==> design/flow/design.v <==
module day07p1_top ( 
    input logic clk_i,
    input logic rst_ni,
    input logic valid_i,
    input logic field_i,
    input logic eol_i,
    output logic [15:0] result_o,
    output logic ready_o
);
typedef enum logic [2:0] { 
    Start,
    InitialTachyon,
    ProcessTachyon,
    IdleSplitter,
    ProcessSplitter
} state_t;
state_t state_q, state_d;
logic eol_q, eol_d;
logic field_q, field_d;
logic [15:0] beam_splits_q, beam_splits_d;
logic [7:0] board_width_q, board_width_d;
logic [7:0] index_q, index_d;
logic [149:0] current_state_q, current_state_d;
logic [149:0] next_state_q, next_state_d;
always_comb begin
    state_d = state_q;
    eol_d = eol_q;
    field_d = field_q;
    beam_splits_d = beam_splits_q;
    board_width_d = board_width_q;
    index_d = index_q;
    current_state_d = current_state_q;
    next_state_d = next_state_q;
    case(state_q)
        Start: begin
            state_d = InitialTachyon;
        end
        InitialTachyon, IdleSplitter: begin
            if (valid_i == 1'b1) begin
                state_d = (state_q == InitialTachyon ? ProcessTachyon : ProcessSplitter);
                field_d = eol_i == 1'b0 ? field_i : 1'b0;
                eol_d = eol_i;
            end
        end
        ProcessTachyon: begin
            if(field_q == 1'b1) begin
                current_state_d = current_state_q + (150'b1 << board_width_q);
            end
            if(eol_q == 1'b1) begin
                state_d = IdleSplitter;
            end else begin
                state_d = InitialTachyon;
                board_width_d = board_width_q + 1;
            end
        end
        ProcessSplitter: begin
            if (eol_q == 1'b1) begin
                index_d = 8'b0;
                current_state_d = next_state_q;
                next_state_d = 150'b0;
            end else begin
                if((((current_state_q & (150'b1 << index_q) ) >> index_q ) & ({149'b0, field_q})) == 150'b1) begin
                    if(index_q == 8'b0) begin
                        next_state_d = next_state_q | 150'b10;
                    end else if(index_q == (board_width_q - 1)) begin
                        next_state_d = next_state_q | 150'b10;
                    end else begin
                        next_state_d = next_state_q | (150'b101 << (index_q - 1));
                    end
                    beam_splits_d = beam_splits_q + 1;
                end else if(((current_state_q & (150'b1 << index_q)) >> index_q) == 150'b1) begin
                    next_state_d = next_state_q | (150'b1 << index_q);
                end
                index_d = index_q + 8'b1;
            end
            state_d = IdleSplitter;
        end
        default: begin
            state_d = Start;
            field_d = 1'b0;
            eol_d = 1'b0;
            beam_splits_d = 16'b0;
            board_width_d = 8'b0;
            index_d = 8'b0;
            current_state_d = 150'b0;
            next_state_d = 150'b0;
        end
    endcase
end
always_ff @( posedge clk_i, negedge rst_ni ) begin
    if(rst_ni == 1'b0) begin
        state_q <= Start;
        field_q <= 1'b0;
        eol_q <= 1'b0;
        beam_splits_q <= 16'b0;
        board_width_q <= 8'b0;
        index_q <= 8'b0;
        current_state_q <= 150'b0;
        next_state_q <= 150'b0;
    end else begin
        state_q <= state_d;
        field_q <= field_d;
        eol_q <= eol_d;
        beam_splits_q <= beam_splits_d;
        board_width_q <= board_width_d;
        index_q <= index_d;
        current_state_q <= current_state_d;
        next_state_q <= next_state_d;
    end
end
assign result_o = beam_splits_q;
assign ready_o = (state_q == InitialTachyon || state_q == IdleSplitter);
endmodule
==> design/flow/run.sh <==
#!/bin/bash
# the make line also repeats each setting of config.mk as NAME=value (left out here)
make -C /OpenROAD-flow-scripts/flow DESIGN_CONFIG=/design/flow/config.mk WORK_HOME=/design/flow/orfs CLKGATE_MAP_FILE= finish
==> design/flow/config.mk <==
export PLATFORM = sky130hd
export DESIGN_NAME = day07p1_top
export DESIGN_NICKNAME = day07p1_top
export VERILOG_FILES = /design/flow/design.v
export SDC_FILE = /design/flow/constraint.sdc
export NUM_CORES = 4
export LEC_CHECK = 0
export ABC_AREA = 1
export CAP_MARGIN = 20
export CORE_MARGIN = 2
export CORE_UTILIZATION = 70
export CTS_CLUSTER_DIAMETER = 253
export CTS_CLUSTER_SIZE = 14
export PLACE_DENSITY_LB_ADDON = 0.12
export SETUP_SLACK_MARGIN = 0.92
export SLEW_MARGIN = 20
==> design/flow/constraint.sdc <==
create_clock -name core_clock -period 3.17 [get_ports {clk_i}]
set_input_delay 0.6340 -clock core_clock [delete_from_list [all_inputs] [get_ports {clk_i}]]
set_output_delay 0.6340 -clock core_clock [all_outputs]
set_load 0.01 [all_outputs]
==> results of run 1 <==
[stage by stage]
step	std cells	setup TNS [ps]
2_1_floorplan	7606	-1080
3_3_place_gp	9710	-216600
3_5_place_dp	9710	-286100
==> flow_summary.rst, run 1 <==
Flow metrics
------------

.. list-table::
   :header-rows: 1

   * - Metric
     - Value
   * - Simple-gate area share of the yosys netlist
     - 0.438
   * - Cell Rows
     - 90
   * - Count of library flops with an enable pin
     - 0
   * - Async set-or-reset flop fraction in the synthesized netlist
     - 1.00
   * - Chip height
     - 251 µm
   * - Cell count in the Yosys report
     - 7606
   * - Total I/O pin count
     - 22
   * - Commonest cells in the netlist
     - sky130_fd_sc_hd__nand2_1, sky130_fd_sc_hd__nor2_1, sky130_fd_sc_hd__a21oi_1, sky130_fd_sc_hd__nand3_1, sky130_fd_sc_hd__inv_1
   * - Xor and xnor fraction of the mapped netlist area
     - 0.00465
   * - Post-synth top area cell
     - sky130_fd_sc_hd__dfrtp_1
   * - Largest combinational cell category by area
     - simple AND/OR/NAND/NOR gates
   * - Flops & latches, synth
     - 339
   * - Sequential fraction of the synthesis area
     - 0.198
   * - Area fraction in full adders, half adders and majority gates
     - 0.0484
   * - Number of instances in the synthesized netlist
     - 7606
   * - Error that stopped the run
     - [ERROR DPL-0038] Utilization greater than 100%, impossible to legalize
   * - Top cells, area
     - sky130_fd_sc_hd__dfrtp_1, sky130_fd_sc_hd__nand2_1, sky130_fd_sc_hd__a21oi_1
   * - Most used flip-flop cell after synthesis
     - sky130_fd_sc_hd__dfrtp_1
   * - Synthesized net count
     - ~7.8k
   * - Post-DP Area
     - 56400 µm²
   * - Chip area from the yosys synthesis statistics
     - 42800 µm²
   * - Chip Footprint
     - 63200 µm²
   * - Top-area cell type share of the netlist area
     - 0.198
   * - Post-synthesis share of cell area spent on and-or and or-and gates
     - 0.206
   * - Stop stage
     - 4_1_cts
   * - Most common cell in the netlist
     - sky130_fd_sc_hd__nand2_1
   * - Number of buffers added on ports
     - 21
   * - RePlAce Congestion
     - around 1.5
   * - Mean area per synthesized cell
     - 5.63 µm²
   * - FP Util
     - 0.709
   * - Number of warnings printed during yosys synthesis
     - 1
   * - Core Box Area
     - between 60000 and 70000 µm²
   * - Width of the chip
     - between 200 and 300 µm
   * - Detailed placement HPWL
     - between 200000 and 250000 µm
   * - Synth unique cells
     - between 50 and 60
   * - Worst Setup Slack post-DPL
     - -1620 ps
   * - Post-synthesis instance area
     - 42800 µm²
   * - Run status
     - did not finish
   * - Multiplexer area fraction after synthesis
     - 0.000935
==> run 2: changes to the inputs <==
- CAP_MARGIN: 20 -> 5
- CTS_CLUSTER_SIZE: 14 -> 74
- PLACE_DENSITY: default -> 0.63
- PLACE_DENSITY_LB_ADDON: 0.12 -> default
- SETUP_SLACK_MARGIN: 0.92 -> default
- clock period: 3.17 -> 3.99 ns (I/O delays scaled with it)
==> flow_summary.rst, run 2 <==
Flow metrics
------------

.. list-table::
   :header-rows: 1

   * - Metric
     - Value
   * - Run status
     - did not finish
   * - Stop stage
     - 5_1_grt
   * - Error that stopped the run
     - [ERROR GRT-0116] Global routing finished with congestion. Check the congestion regions in the DRC Viewer.
   * - Multiplexer area fraction after synthesis
     - 0.000935 (unchanged)
   * - Post-synthesis share of cell area spent on and-or and or-and gates
     - 0.206 (unchanged)
   * - Synth unique cells
     - 58 (unchanged)
   * - Aggregate global routing overflow
     - 1942
   * - Number of warnings printed during yosys synthesis
     - 1 (unchanged)
   * - Cell Rows
     - 90 (unchanged)
   * - Clock Root Buffer
     - sky130_fd_sc_hd__clkbuf_16
   * - Top cells, area
     - sky130_fd_sc_hd__dfrtp_1, sky130_fd_sc_hd__nand2_1, sky130_fd_sc_hd__a21oi_1
   * - Flops & latches, synth
     - 339 (unchanged)
   * - Width of the chip
     - 251 µm (unchanged)
   * - Count of library flops with an enable pin
     - 0 (unchanged)
   * - Area fraction in full adders, half adders and majority gates
     - 0.0484 (unchanged)
   * - Sequential fraction of the synthesis area
     - 0.198 (unchanged)
   * - Post-synthesis instance area
     - 42800 µm² (unchanged)
   * - Number of buffers added on ports
     - 21 (unchanged)
   * - Sinks on Clock Net
     - approximately 340
   * - Post-synth top area cell
     - sky130_fd_sc_hd__dfrtp_1
   * - Xor and xnor fraction of the mapped netlist area
     - 0.00465 (unchanged)
   * - Top-area cell type share of the netlist area
     - 0.198 (unchanged)
   * - Detailed placement HPWL
     - 195000 µm (-14%)
   * - Max Buffers Root-to-Sink
     - 3
   * - Chip Footprint
     - 63200 µm² (unchanged)
   * - Mean area per synthesized cell
     - 5.63 µm² (unchanged)
   * - Cell count in the Yosys report
     - 7606 (unchanged)
   * - H-Tree Depth
     - 1
   * - RePlAce Congestion
     - 1.45 (-4.7%)
   * - Async set-or-reset flop fraction in the synthesized netlist
     - 1.00 (unchanged)
   * - Synthesized net count
     - 7776 (unchanged)
   * - TritonCTS buffer count
     - 8
   * - Commonest cells in the netlist
     - sky130_fd_sc_hd__nand2_1, sky130_fd_sc_hd__nor2_1, sky130_fd_sc_hd__a21oi_1, sky130_fd_sc_hd__nand3_1, sky130_fd_sc_hd__inv_1
   * - Number of instances in the synthesized netlist
     - 7606 (unchanged)
   * - Core Box Area
     - 60400 µm² (unchanged)
   * - Total I/O pin count
     - 22 (unchanged)
   * - Largest combinational cell category by area
     - simple AND/OR/NAND/NOR gates
   * - Chip area from the yosys synthesis statistics
     - 42800 µm² (unchanged)
   * - Most common cell in the netlist
     - sky130_fd_sc_hd__nand2_1
   * - Most used flip-flop cell after synthesis
     - sky130_fd_sc_hd__dfrtp_1
   * - Chip height
     - 251 µm (unchanged)
   * - FP Util
     - 0.709 (unchanged)
   * - Simple-gate area share of the yosys netlist
     - 0.438 (unchanged)
   * - Global-route total usage across every layer
     - 0.918
   * - CTS hold repair buffers
     - 0
run 2: metrics by stage:
stage	cell area, µm²	worst slack (ps)	instances	hold slack [ps]	power [W]
global placement	51500	-450	9147	470	0.0191
CTS	53500	-131	9205	246	0.0216
floorplan	42800	314	7606	452	0.0124
detailed placement	51500	-611	9147	488	0.0194
run 2: timing repair:
| item | 4_1_cts |
|---|---|
| setup buffers | 42 |
| pin swaps | 62 |
| gates resized | 418 |
| endpoints found under the hold margin | 0 |
| gates cloned | 4 |
| setup endpoints to repair | 279 |
run 2: per-layer routing:
layer  overflow  track usage
met1         61        0.899
met2       1244         1.06
met3         81        0.814
met4        549        0.903
met5          7        0.612
==> run 3: changes to the inputs <==
- ABC_AREA: 1 -> default
- CAP_MARGIN: 5 -> 20
- CORE_UTILIZATION: 70 -> 40
- CTS_CLUSTER_DIAMETER: 253 -> default
- CTS_CLUSTER_SIZE: 74 -> default
- PLACE_DENSITY: 0.63 -> default
- SETUP_SLACK_MARGIN: default -> 0.32
- clock period: 3.99 -> 5.88 ns (I/O delays scaled with it)
==> flow_summary.rst, run 3 <==
Run summary
-----------

.. list-table::
   :header-rows: 1

   * - Metric
     - Value
   * - Number of vias in the routed layout
     - 39.7k
   * - Number of warnings printed during yosys synthesis
     - 1 (unchanged)
   * - RePlAce Congestion
     - 1.08 (-26%)
   * - Via-per-instance ratio
     - 7.01
   * - Aggregate global routing overflow
     - 0
   * - Post-route clock skew
     - 27.4 ps
   * - Startpoint of the worst setup timing path
     - index_q[1]
   * - Endpoint kind of the worst setup timing path
     - flip-flop
   * - Top-area cell type share of the netlist area
     - 0.260 (+0.0625)
   * - Core Box Area
     - 80500 µm² (+33%)
   * - TritonCTS buffer count
     - 46 (+38)
   * - Static Leak
     - between 15 and 20 nW
   * - Combinational gate power
     - 0.00471 W
   * - Mean area per synthesized cell
     - 7.32 µm² (+30%)
   * - Sequential fraction of the synthesis area
     - 0.261 (+0.0627)
   * - Top power group
     - combinational cells
   * - Sinks on Clock Net
     - 339 (unchanged)
   * - Area fraction in full adders, half adders and majority gates
     - 0.0637 (+0.0153)
   * - Combinational share of power
     - 0.404
   * - Cell count in the Yosys report
     - 4442 (-42%)
   * - Endpoint of the most critical setup path
     - next_state_q[85]
   * - Class of the most critical setup path
     - flip-flop to flip-flop
   * - Post-synthesis share of cell area spent on and-or and or-and gates
     - 0.311 (+0.105)
   * - Simple-gate area share of the yosys netlist
     - 0.252 (-0.186)
   * - Chip height
     - 289 µm (+15%)
   * - Slowest cell on crit path
     - sky130_fd_sc_hd__and4b_1
   * - Most used flip-flop cell after synthesis
     - sky130_fd_sc_hd__dfrtp_1
   * - Peak supply drop
     - 0.299 mV
   * - Switching power share of the total
     - 0.474
   * - Max-capacitance violation count
     - 0
   * - Synth unique cells
     - 113 (+95%)
   * - Xor and xnor fraction of the mapped netlist area
     - 0.0493 (+0.0446)
   * - Run status
     - no timing/DRC/antenna violations
   * - Critical path buffer and inverter count
     - 4
   * - Number of antenna violations at the first check in global routing
     - 14
   * - Commonest cells in the netlist
     - sky130_fd_sc_hd__nor2_1, sky130_fd_sc_hd__a21oi_1, sky130_fd_sc_hd__nand2_1, sky130_fd_sc_hd__o21ai_0, sky130_fd_sc_hd__dfrtp_1
   * - Stages on the worst setup path
     - 18
   * - Category of cells accounting for the largest share of critical-path delay
     - simple AND/OR/NAND/NOR gates
   * - H-Tree Depth
     - 2 (+1)
   * - Max Transition Viols Final
     - 0
   * - Ratio of total power to cell area
     - 310 nW/µm²
   * - Setup repair after global routing missed its margin
     - true
   * - Largest combinational cell category by area
     - AND-OR/OR-AND gates
   * - Final cycle utilization of the critical path
     - 0.936
   * - Async set-or-reset flop fraction in the synthesized netlist
     - 1.00 (unchanged)
   * - Chip area from the yosys synthesis statistics
     - 32500 µm² (-24%)
   * - Chip Footprint
     - 83600 µm² (+32%)
   * - CTS tree
     - done
   * - Total iterations of the first detailed-routing run
     - 6
   * - Width of the chip
     - 289 µm (+15%)
   * - Clock network power
     - 0.00313 W
   * - Top cells, area
     - sky130_fd_sc_hd__dfrtp_1, sky130_fd_sc_hd__nor2_1, sky130_fd_sc_hd__a21oi_1
   * - Worst rel slew slack
     - 0.231
   * - Wire length of the first global-routing pass
     - 287000 µm
   * - Worst hold path type
     - flip-flop to flip-flop
   * - WL/cell
     - 36.9 µm
   * - Type of origin of the critical path
     - flip-flop
   * - Flops & latches, synth
     - 339 (unchanged)
   * - Worst flop-to-flop path startpoint
     - index_q[1]
   * - Number of instances in the synthesized netlist
     - 4442 (-42%)
   * - Layout area overhead
     - 15.5%
   * - Most repeated library cell on the critical path
     - sky130_fd_sc_hd__buf_4
   * - Post-detailed-route count of antenna-violating nets
     - 0
   * - Filler cell count
     - between 8k and 9k
   * - Number of instances on the worst hold path
     - 2
   * - Sw Pwr
     - 0.00553 W
   * - Post-synthesis instance area
     - 32500 µm² (-24%)
   * - Cell Rows
     - 104 (+16%)
   * - Multiplexer area fraction after synthesis
     - 0.00692 (+0.00599)
   * - Arrival @ worst endpoint
     - 6030 ps
   * - Count of tool warnings
     - 40
   * - Clock power frac
     - 0.268
   * - Number of hold violations in the final report
     - 0
   * - Via count of the first global-routing pass
     - approximately 37k
   * - Number of cells traversed by the worst register-to-register path
     - 18
   * - Worst-path fanout max
     - 14
   * - Clock Root Buffer
     - sky130_fd_sc_hd__clkbuf_16
   * - Maximum number of pins on one net before global-route repair
     - roughly 100
   * - Worst slew pin tran
     - ~1200 ps
   * - Required @ worst endpoint
     - 6400 ps
   * - Post-Route Utilization
     - 0.467
   * - Min-delay src
     - next_state_q[148]
   * - Clock-pin slew on the worst setup and hold paths
     - roughly 60 ps
   * - FP Util
     - 0.404 (-0.306)
   * - Max incr delay on CP
     - between 800 and 900 ps
   * - Most common cell in the netlist
     - sky130_fd_sc_hd__nor2_1
   * - Post-layout nets
     - 4719
   * - Worst reg-to-reg setup slack
     - 380 ps
   * - Post-synth top area cell
     - sky130_fd_sc_hd__dfrtp_1
   * - Global-route total usage across every layer
     - 0.486
   * - Max Clk Rate
     - 0.182 GHz
   * - Clock latency on the worst-skew pair
     - 620 ps
   * - Max Buffers Root-to-Sink
     - 3 (unchanged)
   * - Destination of the worst register-to-register timing path
     - next_state_q[85]
   * - Initial detailed-routing violation count
     - approximately 5.7k
   * - Sequential group share of total power
     - 0.327
   * - Final Routed Wirelength
     - 208000 µm
   * - Total I/O pin count
     - 22 (unchanged)
   * - Design internal power
     - 0.00613 W
   * - Setup TNS
     - 0 ps
   * - Seq pwr
     - 0.00382 W
   * - Hold Crit Endpoint
     - next_state_q[148]
   * - Detailed placement HPWL
     - 159000 µm (-18%)
   * - Number of buffers added on ports
     - 21 (unchanged)
   * - Synthesized net count
     - 4612 (-41%)
   * - Count of library flops with an enable pin
     - 0 (unchanged)
   * - DRC
     - 0
   * - Setup violations, final
     - 0
   * - Series of cell instances along the critical path
     - inv_2 > ha_1 > and4b_1 > buf_4 > a221oi_1 > a211oi_1 > or4_1 > a21oi_1 > nor4_4 > nand2b_1 > a31oi_4 > nor2_1 > a21oi_4 > nor3_4 > buf_4 > nand2_1 > buf_4 > o221ai_1
   * - Period minus WS final
     - 5500 ps
==> run 3: through the flow <==
stage                     cell area [µm²]  power [W]  instances  hold WS, ps  setup WS (ps)
after floorplan                     32500    0.00616       4442          448            747
after global routing                37600     0.0120       5645          534            203
after global placement              35800    0.00829       5560          482            258
after CTS                           37400     0.0114       5644          504            329
after detailed placement            35800    0.00829       5560          489            155
final                               37600     0.0117       5655          503            379
==> run 3: repair_timing <==
item | in CTS | in global routing
endpoints found under the setup margin | 12 | 85
pin swaps | 0 | 2
setup buffers | 0 | 1
resized | 5 | 37
hold buffers | 0 | 0
==> run 3: area by class of cell <==
cell class	count	area, µm²	share of cell area
multi-input cells	3671	22500	0.598
flip-flops and latches	339	8510	0.226
repair buffers	410	3350	0.0892
well taps	1060	1330	0.0353
clock buffers	64	1320	0.0351
inverters	81	304	0.00809
clock inverters	20	283	0.00752
diodes	10	25.0	0.000666
==> run 3: routing by layer <==
layer	share of wire	global-route usage	up-vias	wire length, µm
met5	0.00044	0	-	92
met4	0.088	0.352	14	18400
met3	0.12	0.145	728	24700
met2	0.41	0.705	2852	85900
met1	0.38	0.611	19357	79300
li1	-	-	16711	-
==> run 4: changes to the inputs <==
- ABC_AREA: default -> 1
- CORE_UTILIZATION: 40 -> 72
- CTS_CLUSTER_DIAMETER: default -> 253
- CTS_CLUSTER_SIZE: default -> 14
- PLACE_DENSITY_LB_ADDON: default -> 0.07
- SETUP_SLACK_MARGIN: 0.32 -> default
- clock period: 5.88 -> 4.8 ns (I/O delays scaled with it)
==> flow_summary.rst, run 4 <==
Flow metrics
------------

.. list-table::
   :header-rows: 1

   * - Metric
     - Value
   * - Sinks on Clock Net
     - 339 (unchanged)
   * - Detailed placement HPWL
     - 176000 µm (+11%)
   * - Count of library flops with an enable pin
     - 0 (unchanged)
   * - Number of instances in the synthesized netlist
     - 7606 (+71%)
   * - Sequential fraction of the synthesis area
     - 0.198 (-0.0627)
   * - Stop stage
     - 5_1_grt
   * - Core Box Area
     - 58900 µm² (-27%)
   * - RePlAce Congestion
     - 1.59 (+47%)
   * - Error that stopped the run
     - [ERROR GRT-0116] Global routing finished with congestion. Check the congestion regions in the DRC Viewer.
   * - Cells after DPL
     - 8206 (+48%)
   * - H-Tree Depth
     - 1 (-1)
   * - Mean area per synthesized cell
     - 5.63 µm² (-23%)
   * - Post-synthesis share of cell area spent on and-or and or-and gates
     - 0.206 (-0.105)
   * - Post-synth top area cell
     - sky130_fd_sc_hd__dfrtp_1
   * - Chip height
     - 248 µm (-14%)
   * - Number of warnings printed during yosys synthesis
     - 1 (unchanged)
   * - Global-route total usage across every layer
     - 0.828
   * - Total I/O pin count
     - 22 (unchanged)
   * - Area fraction in full adders, half adders and majority gates
     - 0.0484 (-0.0153)
   * - Multiplexer area fraction after synthesis
     - 0.000935 (-0.00599)
   * - Flops & latches, synth
     - 339 (unchanged)
   * - Max Buffers Root-to-Sink
     - 3 (unchanged)
   * - Cell count in the Yosys report
     - 7606 (+71%)
   * - Top cells, area
     - sky130_fd_sc_hd__dfrtp_1, sky130_fd_sc_hd__nand2_1, sky130_fd_sc_hd__a21oi_1
   * - Post-synthesis instance area
     - 42800 µm² (+32%)
   * - Simple-gate area share of the yosys netlist
     - 0.438 (+0.186)
   * - Top-area cell type share of the netlist area
     - 0.198 (-0.0625)
   * - Xor and xnor fraction of the mapped netlist area
     - 0.00465 (-0.0446)
   * - Number of buffers added on ports
     - 21 (unchanged)
   * - Chip area from the yosys synthesis statistics
     - 42800 µm² (+32%)
   * - Aggregate global routing overflow
     - 610
   * - Synth unique cells
     - 58 (-49%)
   * - Chip Footprint
     - 61400 µm² (-27%)
   * - Commonest cells in the netlist
     - sky130_fd_sc_hd__nand2_1, sky130_fd_sc_hd__nor2_1, sky130_fd_sc_hd__a21oi_1, sky130_fd_sc_hd__nand3_1, sky130_fd_sc_hd__inv_1
   * - Clock Root Buffer
     - sky130_fd_sc_hd__clkbuf_16
   * - Largest combinational cell category by area
     - simple AND/OR/NAND/NOR gates
   * - Width of the chip
     - 248 µm (-14%)
   * - Run status
     - did not finish
   * - Async set-or-reset flop fraction in the synthesized netlist
     - 1.00 (unchanged)
   * - Most common cell in the netlist
     - sky130_fd_sc_hd__nand2_1
   * - FP Util
     - 0.727 (+0.323)
   * - Synthesized net count
     - 7776 (+69%)
   * - Cell Rows
     - 89 (-14%)
   * - Most used flip-flop cell after synthesis
     - sky130_fd_sc_hd__dfrtp_1
   * - TritonCTS buffer count
     - 28 (-39%)
[run 4: stage by stage]
stage	area, µm²	util	setup slack (ps)
after CTS	45000	0.765	68.0
after global placement	44300	0.751	-51.3
after floorplan	42800	-	1120
after detailed placement	44300	0.751	-194
[run 4: layer usage]
layer  GRT overflow  track usage
met1             26        0.861
met2            333        0.936
met3             28        0.727
met4            218        0.743
met5              5        0.530
[run 4: repair_timing]
item	in CTS
setup endpoints to repair	4
setup buffers	0
hold buffers	0
gates resized	2
==> run 5: changes to the inputs <==
- CAP_MARGIN: 20 -> 25
- CELL_PAD_IN_SITES_DETAIL_PLACEMENT: default -> 0
- CELL_PAD_IN_SITES_GLOBAL_PLACEMENT: default -> 3
- CORE_ASPECT_RATIO: default -> 0.72
- CORE_MARGIN: 2 -> 7
- CORE_UTILIZATION: 72 -> 70
- CTS_CLUSTER_DIAMETER: 253 -> 99
- CTS_CLUSTER_SIZE: 14 -> 49
- GPL_ROUTABILITY_DRIVEN: default -> 0
- GPL_TIMING_DRIVEN: default -> 1
- MAX_ROUTING_LAYER: default -> met4
- PLACE_DENSITY_LB_ADDON: 0.07 -> 0.05
- SETUP_SLACK_MARGIN: default -> -0.25
- SLEW_MARGIN: 20 -> 35
- clock period: 4.8 -> 7.68 ns (I/O delays scaled with it)
==> flow_summary.rst, run 5 <==
Flow metrics
------------

.. list-table::
   :header-rows: 1

   * - Metric
     - Value
   * - Simple-gate area share of the yosys netlist
     - 0.438 (unchanged)
   * - Run status
     - did not finish
   * - Commonest cells in the netlist
     - sky130_fd_sc_hd__nand2_1, sky130_fd_sc_hd__nor2_1, sky130_fd_sc_hd__a21oi_1, sky130_fd_sc_hd__nand3_1, sky130_fd_sc_hd__inv_1
   * - Core Box Area
     - 60100 µm² (+2.0%)
   * - Count of library flops with an enable pin
     - 0 (unchanged)
   * - Most used flip-flop cell after synthesis
     - sky130_fd_sc_hd__dfrtp_1
   * - Flops & latches, synth
     - 339 (unchanged)
   * - Sequential fraction of the synthesis area
     - 0.198 (unchanged)
   * - Multiplexer area fraction after synthesis
     - 0.000935 (unchanged)
   * - Chip Footprint
     - 68400 µm² (+11%)
   * - Width of the chip
     - 305 µm (+23%)
   * - Post-synthesis share of cell area spent on and-or and or-and gates
     - 0.206 (unchanged)
   * - Top-area cell type share of the netlist area
     - 0.198 (unchanged)
   * - Synthesized net count
     - 7776 (unchanged)
   * - Xor and xnor fraction of the mapped netlist area
     - 0.00465 (unchanged)
   * - Post-synth top area cell
     - sky130_fd_sc_hd__dfrtp_1
   * - Post-synthesis instance area
     - 42800 µm² (unchanged)
   * - Most common cell in the netlist
     - sky130_fd_sc_hd__nand2_1
   * - Cell Rows
     - 76 (-15%)
   * - Cell count in the Yosys report
     - 7606 (unchanged)
   * - FP Util
     - 0.712 (-0.0144)
   * - Number of warnings printed during yosys synthesis
     - 1 (unchanged)
   * - Mean area per synthesized cell
     - 5.63 µm² (unchanged)
   * - Synth unique cells
     - 58 (unchanged)
   * - Chip area from the yosys synthesis statistics
     - 42800 µm² (unchanged)
   * - Area fraction in full adders, half adders and majority gates
     - 0.0484 (unchanged)
   * - Chip height
     - 224 µm (-9.7%)
   * - Top cells, area
     - sky130_fd_sc_hd__dfrtp_1, sky130_fd_sc_hd__nand2_1, sky130_fd_sc_hd__a21oi_1
   * - Largest combinational cell category by area
     - simple AND/OR/NAND/NOR gates
   * - Stop stage
     - 3_1_place_gp_skip_io
   * - Error that stopped the run
     - [ERROR FLW-0024] Place density exceeds 1.0 (current PLACE_DENSITY_LB_ADDON =  0.05). Please check if the value of  PLACE_DENSITY_LB_ADDON is between 0 and 0.99.
   * - Number of instances in the synthesized netlist
     - 7606 (unchanged)
   * - Async set-or-reset flop fraction in the synthesized netlist
     - 1.00 (unchanged)
==> run 6: changes to the inputs <==
- ABC_AREA: 1 -> default
- CAP_MARGIN: 25 -> 20
- CELL_PAD_IN_SITES_DETAIL_PLACEMENT: 0 -> default
- CELL_PAD_IN_SITES_GLOBAL_PLACEMENT: 3 -> default
- CORE_ASPECT_RATIO: 0.72 -> default
- CORE_MARGIN: 7 -> 2
- CTS_CLUSTER_DIAMETER: 99 -> default
- CTS_CLUSTER_SIZE: 49 -> default
- GPL_ROUTABILITY_DRIVEN: 0 -> default
- GPL_TIMING_DRIVEN: 1 -> default
- MAX_ROUTING_LAYER: met4 -> default
- PLACE_DENSITY: default -> 0.62
- PLACE_DENSITY_LB_ADDON: 0.05 -> default
- SETUP_SLACK_MARGIN: -0.25 -> default
- SLEW_MARGIN: 35 -> 20
- clock period: 7.68 -> 4.9 ns (I/O delays scaled with it)
==> flow_summary.rst, run 6 <==
Flow metrics
------------

.. list-table::
   :header-rows: 1

   * - Metric
     - Value
   * - Chip area from the yosys synthesis statistics
     - 32500 µm² (-24%)
   * - Number of warnings printed during yosys synthesis
     - 1 (unchanged)
   * - Aggregate global routing overflow
     - 46
   * - Mean area per synthesized cell
     - 7.32 µm² (+30%)
   * - Commonest cells in the netlist
     - sky130_fd_sc_hd__nor2_1, sky130_fd_sc_hd__a21oi_1, sky130_fd_sc_hd__nand2_1, sky130_fd_sc_hd__o21ai_0, sky130_fd_sc_hd__dfrtp_1
   * - Global-route total usage across every layer
     - 0.764
   * - Core Box Area
     - 45600 µm² (-24%)
   * - Stop stage
     - 5_1_grt
   * - Most used flip-flop cell after synthesis
     - sky130_fd_sc_hd__dfrtp_1
   * - Run status
     - did not finish
   * - Async set-or-reset flop fraction in the synthesized netlist
     - 1.00 (unchanged)
   * - Sequential fraction of the synthesis area
     - 0.261 (+0.0627)
   * - Detailed placement HPWL
     - 125000 µm
   * - Number of instances in the synthesized netlist
     - 4442 (-42%)
   * - FP Util
     - 0.714 (+0.00125)
   * - Area fraction in full adders, half adders and majority gates
     - 0.0637 (+0.0153)
   * - Width of the chip
     - 220 µm (-28%)
   * - Total I/O pin count
     - 22
   * - Flops & latches, synth
     - 339 (unchanged)
   * - Error that stopped the run
     - [ERROR GRT-0116] Global routing finished with congestion. Check the congestion regions in the DRC Viewer.
   * - Post-synth top area cell
     - sky130_fd_sc_hd__dfrtp_1
   * - Synthesized net count
     - 4612 (-41%)
   * - Simple-gate area share of the yosys netlist
     - 0.252 (-0.186)
   * - Sinks on Clock Net
     - 339
   * - Max Buffers Root-to-Sink
     - 3
   * - Cell Rows
     - 78 (+2.6%)
   * - CTS hold repair buffers
     - 0
   * - Count of library flops with an enable pin
     - 0 (unchanged)
   * - RePlAce Congestion
     - between 1 and 1.5
   * - Multiplexer area fraction after synthesis
     - 0.00692 (+0.00599)
   * - Worst Setup Slack post-DPL
     - -398 ps
   * - Chip Footprint
     - 48200 µm² (-29%)
   * - Top-area cell type share of the netlist area
     - 0.260 (+0.0625)
   * - Top cells, area
     - sky130_fd_sc_hd__dfrtp_1, sky130_fd_sc_hd__nor2_1, sky130_fd_sc_hd__a21oi_1
   * - Cell count in the Yosys report
     - 4442 (-42%)
   * - Post-synthesis instance area
     - 32500 µm² (-24%)
   * - Cells after DPL
     - roughly 5.3k
   * - Post-synthesis share of cell area spent on and-or and or-and gates
     - 0.311 (+0.105)
   * - Largest combinational cell category by area
     - AND-OR/OR-AND gates
   * - Number of buffers added on ports
     - 21
   * - TritonCTS buffer count
     - about 40
   * - Clock Root Buffer
     - sky130_fd_sc_hd__clkbuf_16
   * - Chip height
     - 220 µm (-1.9%)
   * - Xor and xnor fraction of the mapped netlist area
     - 0.0493 (+0.0446)
   * - Synth unique cells
     - 113 (+95%)
   * - H-Tree Depth
     - 2
   * - Most common cell in the netlist
     - sky130_fd_sc_hd__nor2_1
-- run 6: metal layers --
| metal | GRT usage | GRT overflow |
|---|---|---|
| met5 | 0.439 | 0 |
| met2 | 0.906 | 22 |
| met3 | 0.625 | 0 |
| met4 | 0.696 | 19 |
| met1 | 0.786 | 5 |
-- run 6: stage by stage --
| step | hold slack [ps] | power, W | utilization | TNS [ps] | instance area, µm² |
|---|---|---|---|---|---|
| detailed placement | 473 | 0.0102 | 0.810 | -6950 | 36900 |
| floorplan | 448 | 0.00740 | - | -47.4 | 32500 |
| global placement | 468 | 0.0100 | 0.810 | -2810 | 36900 |
| CTS | 414 | 0.0134 | 0.843 | -61.8 | 38400 |
-- run 6: what timing repair did --
item | CTS
gates resized | 29
pin swaps | 7
setup endpoints to repair | 42
buffers inserted | 5
cloned | 0
==> run 7: changes to the inputs <==
- CAP_MARGIN: 20 -> 0
- CORE_UTILIZATION: 70 -> 19
- CTS_CLUSTER_DIAMETER: default -> 104
- CTS_CLUSTER_SIZE: default -> 87
- GPL_ROUTABILITY_DRIVEN: default -> 0
- MIN_ROUTING_LAYER: default -> met2
- PLACE_DENSITY: 0.62 -> default
- TNS_END_PERCENT: default -> 40
- clock period: 4.9 -> 6.0 ns (I/O delays scaled with it)
==> flow_summary.rst, run 7 <==
Flow metrics
------------

.. list-table::
   :header-rows: 1

   * - Metric
     - Value
   * - FP Util
     - 0.192 (-0.522)
   * - Simple-gate area share of the yosys netlist
     - 0.252 (unchanged)
   * - Mean area per synthesized cell
     - 7.32 µm² (unchanged)
   * - Detailed placement HPWL
     - 130000 µm (+3.7%)
   * - Top cells, area
     - sky130_fd_sc_hd__dfrtp_1, sky130_fd_sc_hd__nor2_1, sky130_fd_sc_hd__a21oi_1
   * - Max Buffers Root-to-Sink
     - 3 (unchanged)
   * - Clock Root Buffer
     - sky130_fd_sc_hd__clkbuf_16
   * - Aggregate global routing overflow
     - 20
   * - CTS hold repair buffers
     - 0 (unchanged)
   * - Number of instances in the synthesized netlist
     - 4442 (unchanged)
   * - Post-synthesis share of cell area spent on and-or and or-and gates
     - 0.311 (unchanged)
   * - Sequential fraction of the synthesis area
     - 0.261 (unchanged)
   * - Number of warnings printed during yosys synthesis
     - 1 (unchanged)
   * - H-Tree Depth
     - 1 (-1)
   * - Top-area cell type share of the netlist area
     - 0.260 (unchanged)
   * - Area fraction in full adders, half adders and majority gates
     - 0.0637 (unchanged)
   * - Chip height
     - 418 µm (+90%)
   * - Total I/O pin count
     - 22 (unchanged)
   * - Post-DP Area
     - 35600 µm² (-3.6%)
   * - Async set-or-reset flop fraction in the synthesized netlist
     - 1.00 (unchanged)
   * - Synthesized net count
     - 4612 (unchanged)
   * - Most used flip-flop cell after synthesis
     - sky130_fd_sc_hd__dfrtp_1
   * - Synth unique cells
     - 113 (unchanged)
   * - Count of library flops with an enable pin
     - 0 (unchanged)
   * - Post-synth top area cell
     - sky130_fd_sc_hd__dfrtp_1
   * - Run status
     - did not finish
   * - Cell count in the Yosys report
     - 4442 (unchanged)
   * - Global-route total usage across every layer
     - 0.421
   * - Width of the chip
     - 418 µm (+90%)
   * - Error that stopped the run
     - [ERROR GRT-0116] Global routing finished with congestion. Check the congestion regions in the DRC Viewer.
   * - Post-CTS repair timing setup buffer count
     - 0 (-5)
   * - Flops & latches, synth
     - 339 (unchanged)
   * - Chip area from the yosys synthesis statistics
     - 32500 µm² (unchanged)
   * - TritonCTS buffer count
     - 27 (-33%)
   * - Core Box Area
     - 170000 µm² (+270%)
   * - Most common cell in the netlist
     - sky130_fd_sc_hd__nor2_1
   * - Post-synthesis instance area
     - 32500 µm² (unchanged)
   * - Stop stage
     - 5_1_grt
   * - Chip Footprint
     - 175000 µm² (+260%)
   * - Number of gates resized after CTS
     - 0 (-100%)
   * - Cell Rows
     - 151 (+94%)
   * - Commonest cells in the netlist
     - sky130_fd_sc_hd__nor2_1, sky130_fd_sc_hd__a21oi_1, sky130_fd_sc_hd__nand2_1, sky130_fd_sc_hd__o21ai_0, sky130_fd_sc_hd__dfrtp_1
   * - Multiplexer area fraction after synthesis
     - 0.00692 (unchanged)
   * - Xor and xnor fraction of the mapped netlist area
     - 0.0493 (unchanged)
   * - Largest combinational cell category by area
     - AND-OR/OR-AND gates
   * - Sinks on Clock Net
     - 339 (unchanged)
   * - Number of buffers added on ports
     - 21 (unchanged)
run 7: metrics by stage:
step / util / instances / setup slack [ps]
after global placement: 0.210 / 6510 / 142
after detailed placement: 0.210 / 6510 / 65.2
after CTS: 0.216 / 6560 / 22.4
after floorplan: - / 4442 / 867
run 7: per-layer routing:
metal	GRT overflow	global-route usage
met1	-	-
met2	1	0.418
met3	7	0.485
met4	9	0.351
met5	3	0.289
==> run 8: changes to the inputs <==
- ABC_AREA: default -> 1
- CELL_PAD_IN_SITES_DETAIL_PLACEMENT: default -> 1
- CELL_PAD_IN_SITES_GLOBAL_PLACEMENT: default -> 3
- CORE_UTILIZATION: 19 -> 48
- GPL_TIMING_DRIVEN: default -> 0
- TNS_END_PERCENT: 40 -> 55
==> flow_summary.rst, run 8 <==
Flow metrics
------------

.. list-table::
   :header-rows: 1

   * - Metric
     - Value
   * - Stop stage
     - 3_1_place_gp_skip_io
   * - Synthesized net count
     - 7776 (+69%)
   * - Xor and xnor fraction of the mapped netlist area
     - 0.00465 (-0.0446)
   * - Core Box Area
     - 88400 µm² (-48%)
   * - Synth unique cells
     - 58 (-49%)
   * - Run status
     - did not finish
   * - Count of library flops with an enable pin
     - 0 (unchanged)
   * - Most common cell in the netlist
     - sky130_fd_sc_hd__nand2_1
   * - FP Util
     - 0.484 (+0.293)
   * - Sequential fraction of the synthesis area
     - 0.198 (-0.0627)
   * - Top-area cell type share of the netlist area
     - 0.198 (-0.0625)
   * - Top cells, area
     - sky130_fd_sc_hd__dfrtp_1, sky130_fd_sc_hd__nand2_1, sky130_fd_sc_hd__a21oi_1
   * - Number of warnings printed during yosys synthesis
     - 1 (unchanged)
   * - Async set-or-reset flop fraction in the synthesized netlist
     - 1.00 (unchanged)
   * - Chip height
     - 303 µm (-28%)
   * - Error that stopped the run
     - [ERROR GPL-0301] Utilization 125.677 % exceeds 100%.
   * - Simple-gate area share of the yosys netlist
     - 0.438 (+0.186)
   * - Number of instances in the synthesized netlist
     - 7606 (+71%)
   * - Post-synthesis share of cell area spent on and-or and or-and gates
     - 0.206 (-0.105)
   * - Area fraction in full adders, half adders and majority gates
     - 0.0484 (-0.0153)
   * - Cell Rows
     - 109 (-28%)
   * - Mean area per synthesized cell
     - 5.63 µm² (-23%)
   * - Post-synth top area cell
     - sky130_fd_sc_hd__dfrtp_1
   * - Largest combinational cell category by area
     - simple AND/OR/NAND/NOR gates
   * - Most used flip-flop cell after synthesis
     - sky130_fd_sc_hd__dfrtp_1
   * - Cell count in the Yosys report
     - 7606 (+71%)
   * - Chip Footprint
     - 91600 µm² (-48%)
   * - Commonest cells in the netlist
     - sky130_fd_sc_hd__nand2_1, sky130_fd_sc_hd__nor2_1, sky130_fd_sc_hd__a21oi_1, sky130_fd_sc_hd__nand3_1, sky130_fd_sc_hd__inv_1
   * - Width of the chip
     - 303 µm (-28%)
   * - Multiplexer area fraction after synthesis
     - 0.000935 (-0.00599)
   * - Flops & latches, synth
     - 339 (unchanged)
   * - Chip area from the yosys synthesis statistics
     - 42800 µm² (+32%)
   * - Post-synthesis instance area
     - 42800 µm² (+32%)
==> run 9: changes to the inputs <==
- ABC_AREA: 1 -> default
- CAP_MARGIN: 0 -> 20
- CELL_PAD_IN_SITES_DETAIL_PLACEMENT: 1 -> default
- CELL_PAD_IN_SITES_GLOBAL_PLACEMENT: 3 -> default
- CORE_UTILIZATION: 48 -> 72
- CTS_CLUSTER_DIAMETER: 104 -> default
- CTS_CLUSTER_SIZE: 87 -> default
- GPL_ROUTABILITY_DRIVEN: 0 -> default
- GPL_TIMING_DRIVEN: 0 -> default
- MIN_ROUTING_LAYER: met2 -> default
- PLACE_DENSITY: default -> 0.67
- SETUP_SLACK_MARGIN: default -> -0.24
- TNS_END_PERCENT: 55 -> default
- clock period: 6.0 -> 4.43 ns (I/O delays scaled with it)
==> flow_summary.rst, run 9 <==
Flow metrics
------------

.. list-table::
   :header-rows: 1

   * - Metric
     - Value
   * - Run status
     - did not finish
   * - Stop stage
     - 5_1_grt
   * - Error that stopped the run
     - [ERROR GRT-0116] Global routing finished with congestion. Check the congestion regions in the DRC Viewer.
   * - H-Tree Depth
     - 2
   * - Synthesized net count
     - 4612 (-41%)
   * - Largest combinational cell category by area
     - AND-OR/OR-AND gates
   * - Number of buffers added on ports
     - 21
   * - Area fraction in full adders, half adders and majority gates
     - 0.0637 (+0.0153)
   * - Cell count in the Yosys report
     - 4442 (-42%)
   * - Chip height
     - 217 µm (-28%)
   * - Width of the chip
     - 217 µm (-28%)
   * - Top cells, area
     - sky130_fd_sc_hd__dfrtp_1, sky130_fd_sc_hd__nor2_1, sky130_fd_sc_hd__a21oi_1
   * - Async set-or-reset flop fraction in the synthesized netlist
     - 1.00 (unchanged)
   * - CTS hold repair buffers
     - 0
   * - Xor and xnor fraction of the mapped netlist area
     - 0.0493 (+0.0446)
   * - Simple-gate area share of the yosys netlist
     - 0.252 (-0.186)
   * - Global-route total usage across every layer
     - 0.989
   * - Post-DP Area
     - 39200 µm²
   * - Commonest cells in the netlist
     - sky130_fd_sc_hd__nor2_1, sky130_fd_sc_hd__a21oi_1, sky130_fd_sc_hd__nand2_1, sky130_fd_sc_hd__o21ai_0, sky130_fd_sc_hd__dfrtp_1
   * - Most used flip-flop cell after synthesis
     - sky130_fd_sc_hd__dfrtp_1
   * - Top-area cell type share of the netlist area
     - 0.260 (+0.0625)
   * - Chip Footprint
     - 46900 µm² (-49%)
   * - TritonCTS buffer count
     - 40
   * - Cell Rows
     - 77 (-29%)
   * - Post-synth top area cell
     - sky130_fd_sc_hd__dfrtp_1
   * - Post-synthesis instance area
     - 32500 µm² (-24%)
   * - Core Box Area
     - 44400 µm² (-50%)
   * - Chip area from the yosys synthesis statistics
     - 32500 µm² (-24%)
   * - Number of warnings printed during yosys synthesis
     - 1 (unchanged)
   * - Detailed placement HPWL
     - around 130000 µm
   * - RePlAce Congestion
     - 1.52
   * - Sequential fraction of the synthesis area
     - 0.261 (+0.0627)
   * - Cells after DPL
     - 5606
   * - Flops & latches, synth
     - 339 (unchanged)
   * - Total I/O pin count
     - 22
   * - Mean area per synthesized cell
     - 7.32 µm² (+30%)
   * - Post-synthesis share of cell area spent on and-or and or-and gates
     - 0.311 (+0.105)
   * - Clock Root Buffer
     - sky130_fd_sc_hd__clkbuf_16
   * - Count of library flops with an enable pin
     - 0 (unchanged)
   * - Sinks on Clock Net
     - 339
   * - Number of instances in the synthesized netlist
     - 4442 (-42%)
   * - Max Buffers Root-to-Sink
     - 3
   * - Aggregate global routing overflow
     - 2161
   * - Most common cell in the netlist
     - sky130_fd_sc_hd__nor2_1
   * - FP Util
     - 0.732 (+0.248)
   * - Multiplexer area fraction after synthesis
     - 0.00692 (+0.00599)
   * - Synth unique cells
     - 113 (+95%)
[run 9: metrics by stage]
| step | setup slack [ps] | power [W] |
|---|---|---|
| after floorplan | -298 | 0.00821 |
| after global placement | -686 | 0.0117 |
| after detailed placement | -815 | 0.0120 |
| after CTS | -284 | 0.0159 |
[run 9: routing by layer]
metal | global-route usage | overflow
met2 | 1.10 | 1075
met3 | 0.902 | 277
met4 | 1.04 | 524
met1 | 0.949 | 240
met5 | 0.795 | 45
[run 9: repair_timing]
item	in CTS
pin swaps	82
resized	177
endpoints found under the setup margin	176
setup buffers	55
==> run 10: changes to the inputs <==
- CORE_UTILIZATION: 72 -> 62
- CTS_CLUSTER_DIAMETER: default -> 373
- CTS_CLUSTER_SIZE: default -> 98
- PLACE_DENSITY: 0.67 -> default
- SETUP_SLACK_MARGIN: -0.24 -> default
- clock period: 4.43 -> 3.1 ns (I/O delays scaled with it)
==> flow_summary.rst, run 10 <==
Flow metrics
------------

.. list-table::
   :header-rows: 1

   * - Metric
     - Value
   * - Multiplexer area fraction after synthesis
     - 0.00692 (unchanged)
   * - Synthesized net count
     - 4612 (unchanged)
   * - Post-synthesis share of cell area spent on and-or and or-and gates
     - 0.311 (unchanged)
   * - Chip height
     - 233 µm (+7.6%)
   * - Xor and xnor fraction of the mapped netlist area
     - 0.0493 (unchanged)
   * - Worst Setup Slack post-DPL
     - -2030 ps (-1220 ps)
   * - FP Util
     - 0.630 (-0.102)
   * - Count of library flops with an enable pin
     - 0 (unchanged)
   * - Sequential fraction of the synthesis area
     - 0.261 (unchanged)
   * - Cell Rows
     - 83 (+7.8%)
   * - Area fraction in full adders, half adders and majority gates
     - 0.0637 (unchanged)
   * - Total I/O pin count
     - 22 (unchanged)
   * - Number of buffers added on ports
     - 21 (unchanged)
   * - Top-area cell type share of the netlist area
     - 0.260 (unchanged)
   * - Error that stopped the run
     - [ERROR DPL-0033] detailed placement checks failed during check placement.
   * - RePlAce Congestion
     - 1.41 (-7.1%)
   * - Width of the chip
     - 233 µm (+7.6%)
   * - Chip Footprint
     - 54300 µm² (+16%)
   * - Core Box Area
     - 51600 µm² (+16%)
   * - Cell count in the Yosys report
     - 4442 (unchanged)
   * - Stop stage
     - 4_1_cts
   * - Simple-gate area share of the yosys netlist
     - 0.252 (unchanged)
   * - Run status
     - did not finish
   * - Post-synth top area cell
     - sky130_fd_sc_hd__dfrtp_1
   * - Most used flip-flop cell after synthesis
     - sky130_fd_sc_hd__dfrtp_1
   * - Largest combinational cell category by area
     - AND-OR/OR-AND gates
   * - Detailed placement HPWL
     - 147000 µm (+13%)
   * - Commonest cells in the netlist
     - sky130_fd_sc_hd__nor2_1, sky130_fd_sc_hd__a21oi_1, sky130_fd_sc_hd__nand2_1, sky130_fd_sc_hd__o21ai_0, sky130_fd_sc_hd__dfrtp_1
   * - Mean area per synthesized cell
     - 7.32 µm² (unchanged)
   * - Async set-or-reset flop fraction in the synthesized netlist
     - 1.00 (unchanged)
   * - Number of instances in the synthesized netlist
     - 4442 (unchanged)
   * - Chip area from the yosys synthesis statistics
     - 32500 µm² (unchanged)
   * - Top cells, area
     - sky130_fd_sc_hd__dfrtp_1, sky130_fd_sc_hd__nor2_1, sky130_fd_sc_hd__a21oi_1
   * - Post-synthesis instance area
     - 32500 µm² (unchanged)
   * - Synth unique cells
     - 113 (unchanged)
   * - Number of warnings printed during yosys synthesis
     - 1 (unchanged)
   * - Flops & latches, synth
     - 339 (unchanged)
   * - Most common cell in the netlist
     - sky130_fd_sc_hd__nor2_1
[run 10: per-stage QoR]
stage,total power [W],instances,cell area (µm²),setup TNS [ps]
floorplan,0.0121,4442,34100,-258230
global placement,0.0188,6347,45600,-409100
detailed placement,0.0192,6347,45600,-438680
==> run 11: changes to the inputs <==
- ABC_AREA: default -> 1
- CAP_MARGIN: 20 -> 25
- CELL_PAD_IN_SITES_DETAIL_PLACEMENT: default -> 0
- CELL_PAD_IN_SITES_GLOBAL_PLACEMENT: default -> 1
- CORE_ASPECT_RATIO: default -> 1.02
- CORE_MARGIN: 2 -> 8
- CORE_UTILIZATION: 62 -> 70
- CTS_CLUSTER_DIAMETER: 373 -> 99
- CTS_CLUSTER_SIZE: 98 -> 49
- GPL_ROUTABILITY_DRIVEN: default -> 0
- GPL_TIMING_DRIVEN: default -> 0
- MAX_ROUTING_LAYER: default -> met5
- PLACE_DENSITY_LB_ADDON: default -> 0.27
- SETUP_SLACK_MARGIN: default -> -0.25
- SLEW_MARGIN: 20 -> 35
- clock period: 3.1 -> 7.68 ns (I/O delays scaled with it)
==> flow_summary.rst, run 11 <==
Flow metrics
------------

.. list-table::
   :header-rows: 1

   * - Metric
     - Value
   * - Error that stopped the run
     - [ERROR FLW-0024] Place density exceeds 1.0 (current PLACE_DENSITY_LB_ADDON =  0.27). Please check if the value of  PLACE_DENSITY_LB_ADDON is between 0 and 0.99.
   * - Cell count in the Yosys report
     - 7606 (+71%)
   * - Commonest cells in the netlist
     - sky130_fd_sc_hd__nand2_1, sky130_fd_sc_hd__nor2_1, sky130_fd_sc_hd__a21oi_1, sky130_fd_sc_hd__nand3_1, sky130_fd_sc_hd__inv_1
   * - Run status
     - did not finish
   * - Core Box Area
     - 60500 µm² (+17%)
   * - Width of the chip
     - 261 µm (+12%)
   * - Synthesized net count
     - 7776 (+69%)
   * - Chip Footprint
     - 69300 µm² (+28%)
   * - Chip height
     - 266 µm (+14%)
   * - Async set-or-reset flop fraction in the synthesized netlist
     - 1.00 (unchanged)
   * - Sequential fraction of the synthesis area
     - 0.198 (-0.0627)
   * - Mean area per synthesized cell
     - 5.63 µm² (-23%)
   * - Post-synthesis share of cell area spent on and-or and or-and gates
     - 0.206 (-0.105)
   * - Most used flip-flop cell after synthesis
     - sky130_fd_sc_hd__dfrtp_1
   * - Post-synth top area cell
     - sky130_fd_sc_hd__dfrtp_1
   * - Synth unique cells
     - 58 (-49%)
   * - Area fraction in full adders, half adders and majority gates
     - 0.0484 (-0.0153)
   * - Largest combinational cell category by area
     - simple AND/OR/NAND/NOR gates
   * - Number of warnings printed during yosys synthesis
     - 1 (unchanged)
   * - Count of library flops with an enable pin
     - 0 (unchanged)
   * - Number of instances in the synthesized netlist
     - 7606 (+71%)
   * - Multiplexer area fraction after synthesis
     - 0.000935 (-0.00599)
   * - Simple-gate area share of the yosys netlist
     - 0.438 (+0.186)
   * - Chip area from the yosys synthesis statistics
     - 42800 µm² (+32%)
   * - Top cells, area
     - sky130_fd_sc_hd__dfrtp_1, sky130_fd_sc_hd__nand2_1, sky130_fd_sc_hd__a21oi_1
   * - Stop stage
     - 3_1_place_gp_skip_io
   * - Most common cell in the netlist
     - sky130_fd_sc_hd__nand2_1
   * - Top-area cell type share of the netlist area
     - 0.198 (-0.0625)
   * - Post-synthesis instance area
     - 42800 µm² (+32%)
   * - FP Util
     - 0.708 (+0.0780)
   * - Flops & latches, synth
     - 339 (unchanged)
   * - Xor and xnor fraction of the mapped netlist area
     - 0.00465 (-0.0446)
   * - Cell Rows
     - 91 (+9.6%)
==> run 12: changes to the inputs <==
- CORE_ASPECT_RATIO: 1.02 -> 0.72
- CTS_CLUSTER_DIAMETER: 99 -> 279
- GPL_TIMING_DRIVEN: 0 -> 1
- HOLD_SLACK_MARGIN: default -> 0.1
- MAX_ROUTING_LAYER: met5 -> met4
- PLACE_DENSITY_LB_ADDON: 0.27 -> 0.14
- SLEW_MARGIN: 35 -> 25
- clock period: 7.68 -> 5.53 ns (I/O delays scaled with it)
==> flow_summary.rst, run 12 <==
Flow metrics
------------

.. list-table::
   :header-rows: 1

   * - Metric
     - Value
   * - Core Box Area
     - 61000 µm² (+0.87%)
   * - Synth unique cells
     - 58 (unchanged)
   * - Cell count in the Yosys report
     - 7606 (unchanged)
   * - Async set-or-reset flop fraction in the synthesized netlist
     - 1.00 (unchanged)
   * - Number of instances in the synthesized netlist
     - 7606 (unchanged)
   * - Multiplexer area fraction after synthesis
     - 0.000935 (unchanged)
   * - Error that stopped the run
     - [ERROR FLW-0024] Place density exceeds 1.0 (current PLACE_DENSITY_LB_ADDON =  0.14). Please check if the value of  PLACE_DENSITY_LB_ADDON is between 0 and 0.99.
   * - Number of warnings printed during yosys synthesis
     - 1 (unchanged)
   * - Largest combinational cell category by area
     - simple AND/OR/NAND/NOR gates
   * - Top cells, area
     - sky130_fd_sc_hd__dfrtp_1, sky130_fd_sc_hd__nand2_1, sky130_fd_sc_hd__a21oi_1
   * - Post-synthesis share of cell area spent on and-or and or-and gates
     - 0.206 (unchanged)
   * - Area fraction in full adders, half adders and majority gates
     - 0.0484 (unchanged)
   * - Synthesized net count
     - 7776 (unchanged)
   * - Cell Rows
     - 77 (-15%)
   * - Run status
     - did not finish
   * - Commonest cells in the netlist
     - sky130_fd_sc_hd__nand2_1, sky130_fd_sc_hd__nor2_1, sky130_fd_sc_hd__a21oi_1, sky130_fd_sc_hd__nand3_1, sky130_fd_sc_hd__inv_1
   * - Top-area cell type share of the netlist area
     - 0.198 (unchanged)
   * - Xor and xnor fraction of the mapped netlist area
     - 0.00465 (unchanged)
   * - Chip height
     - 226 µm (-15%)
   * - Simple-gate area share of the yosys netlist
     - 0.438 (unchanged)
   * - Post-synth top area cell
     - sky130_fd_sc_hd__dfrtp_1
   * - Most used flip-flop cell after synthesis
     - sky130_fd_sc_hd__dfrtp_1
   * - Stop stage
     - 3_1_place_gp_skip_io
   * - Post-synthesis instance area
     - 42800 µm² (unchanged)
   * - Chip Footprint
     - 69400 µm² (+0.15%)
   * - Sequential fraction of the synthesis area
     - 0.198 (unchanged)
   * - Flops & latches, synth
     - 339 (unchanged)
   * - FP Util
     - 0.702 (-0.00610)
   * - Width of the chip
     - 307 µm (+18%)
   * - Mean area per synthesized cell
     - 5.63 µm² (unchanged)
   * - Count of library flops with an enable pin
     - 0 (unchanged)
   * - Most common cell in the netlist
     - sky130_fd_sc_hd__nand2_1
   * - Chip area from the yosys synthesis statistics
     - 42800 µm² (unchanged)
==> run 13: changes to the inputs <==
- ABC_AREA: 1 -> default
- CAP_MARGIN: 25 -> 20
- CELL_PAD_IN_SITES_DETAIL_PLACEMENT: 0 -> default
- CELL_PAD_IN_SITES_GLOBAL_PLACEMENT: 1 -> default
- CORE_ASPECT_RATIO: 0.72 -> default
- CORE_MARGIN: 8 -> 2
- CORE_UTILIZATION: 70 -> 49
- CTS_CLUSTER_DIAMETER: 279 -> default
- CTS_CLUSTER_SIZE: 49 -> default
- GPL_ROUTABILITY_DRIVEN: 0 -> default
- GPL_TIMING_DRIVEN: 1 -> default
- HOLD_SLACK_MARGIN: 0.1 -> default
- MAX_ROUTING_LAYER: met4 -> default
- PLACE_DENSITY: default -> 0.43
- PLACE_DENSITY_LB_ADDON: 0.14 -> default
- SETUP_SLACK_MARGIN: -0.25 -> default
- SLEW_MARGIN: 25 -> 20
- clock period: 5.53 -> 5.1 ns (I/O delays scaled with it)
==> flow_summary.rst, run 13 <==
Run summary
-----------

.. list-table::
   :header-rows: 1

   * - Metric
     - Value
   * - Clock latency on the worst-skew pair
     - 650 ps
   * - Run status
     - complete, but fails checks
   * - Clock network power
     - roughly 0.0035 W
   * - Largest combinational cell category by area
     - AND-OR/OR-AND gates
   * - Number of instances in the synthesized netlist
     - 4442 (-42%)
   * - Total I/O pin count
     - 22
   * - Post-synthesis share of cell area spent on and-or and or-and gates
     - 0.311 (+0.105)
   * - Clock-pin slew on the worst setup and hold paths
     - 60 ps
   * - Async set-or-reset flop fraction in the synthesized netlist
     - 1.00 (unchanged)
   * - Core Box Area
     - 65700 µm² (+7.8%)
   * - Combinational share of power
     - 0.451
   * - Required @ worst endpoint
     - around 5600 ps
   * - Most common cell in the netlist
     - sky130_fd_sc_hd__nor2_1
   * - Series of cell instances along the critical path
     - buf_4 > ha_1 > buf_12 > and2_1 > buf_4 > a22oi_1 > nor4_1 > o21ai_0 > nand3b_1 > a2111oi_1 > buf_4 > a211oi_1 > nor3_2 > a21oi_4 > nor3_4 > buf_4 > nand2_1 > buf_4 > o221ai_1
   * - WL/cell
     - about 34 µm
   * - Top-area cell type share of the netlist area
     - 0.260 (+0.0625)
   * - Count of tool warnings
     - 47
   * - Worst hold path type
     - input pin to asynchronous set/reset pin
   * - Number of buffers added on ports
     - 21
   * - Max Clk Rate
     - 0.196 GHz
   * - Area taken by multi-input logic gates
     - 23000 µm²
   * - Clock Root Buffer
     - sky130_fd_sc_hd__clkbuf_16
   * - CTS hold repair buffers
     - 0
   * - Max incr delay on CP
     - 520 ps
   * - Width of the chip
     - 262 µm (-15%)
   * - Max Buffers Root-to-Sink
     - 3
   * - Final Routed Wirelength
     - 200000 µm
   * - H-Tree Depth
     - 2
   * - Combinational gate power
     - 0.00640 W
   * - Final cycle utilization of the critical path
     - 1.00
   * - Seq pwr
     - between 0.004 and 0.005 W
   * - Cell count in the Yosys report
     - 4442 (-42%)
   * - Post-synth top area cell
     - sky130_fd_sc_hd__dfrtp_1
   * - Number of warnings printed during yosys synthesis
     - 1 (unchanged)
   * - Endpoint of the most critical setup path
     - next_state_q[82]
   * - Simple-gate area share of the yosys netlist
     - 0.252 (-0.186)
   * - TritonCTS buffer count
     - 44
   * - Worst flop-to-flop path startpoint
     - index_q[1]
   * - Setup TNS
     - -8.73 ps
   * - Number of antenna violations at the first check in global routing
     - 23
   * - Critical path buffer and inverter count
     - 6
   * - RePlAce Congestion
     - 1.20
   * - Post-route clock skew
     - roughly 40 ps
   * - Switching power share of the total
     - 0.460
   * - Worst reg-to-reg setup slack
     - -7 ps
   * - Type of origin of the critical path
     - flip-flop
   * - Number of vias in the routed layout
     - 42.6k
   * - Chip Footprint
     - 68500 µm² (-1.4%)
   * - Detailed placement HPWL
     - 151000 µm
   * - Slowest cell on crit path
     - sky130_fd_sc_hd__dfrtp_4
   * - Max Transition Viols Final
     - 0
   * - Aggregate global routing overflow
     - 0
   * - Chip height
     - 262 µm (+16%)
   * - Sequential standard cell area
     - approximately 8500 µm²
   * - Final design instance area without fill
     - 40700 µm²
   * - Maximum number of pins on one net before global-route repair
     - approximately 130
   * - Commonest cells in the netlist
     - sky130_fd_sc_hd__nor2_1, sky130_fd_sc_hd__a21oi_1, sky130_fd_sc_hd__nand2_1, sky130_fd_sc_hd__o21ai_0, sky130_fd_sc_hd__dfrtp_1
   * - Most repeated library cell on the critical path
     - sky130_fd_sc_hd__buf_4
   * - Setup repair after global routing missed its margin
     - true
   * - Total iterations of the first detailed-routing run
     - 9
   * - Synth unique cells
     - 113 (+95%)
   * - Endpoint kind of the worst setup timing path
     - flip-flop
   * - Count of library flops with an enable pin
     - 0 (unchanged)
   * - Top power group
     - combinational cells
   * - Flops & latches, synth
     - 339 (unchanged)
   * - Max-capacitance violation count
     - 0
   * - Static Leak
     - 17.1 nW
   * - Number of cells traversed by the worst register-to-register path
     - 19
   * - Xor and xnor fraction of the mapped netlist area
     - 0.0493 (+0.0446)
   * - Final Worst Setup Slack
     - -6.71 ps
   * - Post-detailed-route count of antenna-violating nets
     - 0
   * - Ratio of total power to cell area
     - 349 nW/µm²
   * - Multiplexer area fraction after synthesis
     - 0.00692 (+0.00599)
   * - Sequential group share of total power
     - 0.303
   * - Peak supply drop
     - 0.294 mV
   * - Post-DP Area
     - 38300 µm²
   * - Global-route total usage across every layer
     - 0.569
   * - Via count of the first global-routing pass
     - between 30k and 40k
   * - Clock power frac
     - 0.247
   * - Cells after DPL
     - 5699
   * - Period minus WS final
     - 5110 ps
   * - Worst Setup Slack post-DPL
     - -470 ps
   * - Sinks on Clock Net
     - 339
   * - Arrival @ worst endpoint
     - 5640 ps
   * - Top cells, area
     - sky130_fd_sc_hd__dfrtp_1, sky130_fd_sc_hd__nor2_1, sky130_fd_sc_hd__a21oi_1
   * - Non-Filler Instances
     - between 5k and 6k
   * - Destination of the worst register-to-register timing path
     - next_state_q[82]
   * - CTS tree
     - done
   * - Post-layout nets
     - 5063
   * - Sequential fraction of the synthesis area
     - 0.261 (+0.0627)
   * - Checks failing in the layout checks
     - setup timing
   * - Worst slew pin tran
     - roughly 1300 ps
   * - FP Util
     - 0.495 (-0.207)
   * - Stages on the worst setup path
     - 19
   * - Cell Rows
     - 94 (+22%)
   * - Filler cell count
     - 5933
   * - Area fraction in full adders, half adders and majority gates
     - 0.0637 (+0.0153)
   * - Number of hold violations in the final report
     - 0
   * - Startpoint of the worst setup timing path
     - index_q[1]
   * - Design internal power
     - 0.00767 W
   * - Chip area from the yosys synthesis statistics
     - 32500 µm² (-24%)
   * - Post-synthesis instance area
     - 32500 µm² (-24%)
   * - Category of cells accounting for the largest share of critical-path delay
     - AND-OR/OR-AND gates
   * - Initial detailed-routing violation count
     - 7389
   * - Layout area overhead
     - 25.2%
   * - Worst rel slew slack
     - 0.105
   * - Via-per-instance ratio
     - about 7.3
   * - Mean area per synthesized cell
     - 7.32 µm² (+30%)
   * - Wire length of the first global-routing pass
     - 280000 µm
   * - Class of the most critical setup path
     - flip-flop to flip-flop
   * - Post-Route Utilization
     - 0.620
   * - Setup violations, final
     - 2
   * - Worst-path fanout max
     - 24
   * - Most used flip-flop cell after synthesis
     - sky130_fd_sc_hd__dfrtp_1
   * - Sw Pwr
     - 0.00654 W
   * - DRC
     - 0
   * - Synthesized net count
     - 4612 (-41%)
[run 13: per-layer routing]
metal | global-route usage | share of wire
met5 | 0.0222 | 0.0015
met4 | 0.480 | 0.11
met3 | 0.258 | 0.15
met2 | 0.791 | 0.39
met1 | 0.663 | 0.34
[run 13: stage by stage]
stage,power (W),hold slack (ps)
after global placement,0.0100,485
final,0.0142,272
after CTS,0.0136,305
after detailed placement,0.0101,490
after floorplan,0.00711,448
after global routing,0.0145,291
[run 13: cell type report]
class / count / share of cell area
Timing Repair Buffer: 756 / 0.152
Clock inverter: 15 / 0.00581
Sequential cell: 339 / 0.209
Antenna cell: 22 / 0.00135
Multi-Input combinational cell: 3671 / 0.565
Tap cell: 864 / 0.0265
Clock buffer: 66 / 0.0327
Inverter: 81 / 0.00746
[run 13: repair_timing]
action	CTS	global route
endpoints found under the setup margin	34	219
pin swaps	11	41
resized	29	131
setup buffers	1	12
No activity file was given, so power comes from the tool's default toggle rates.
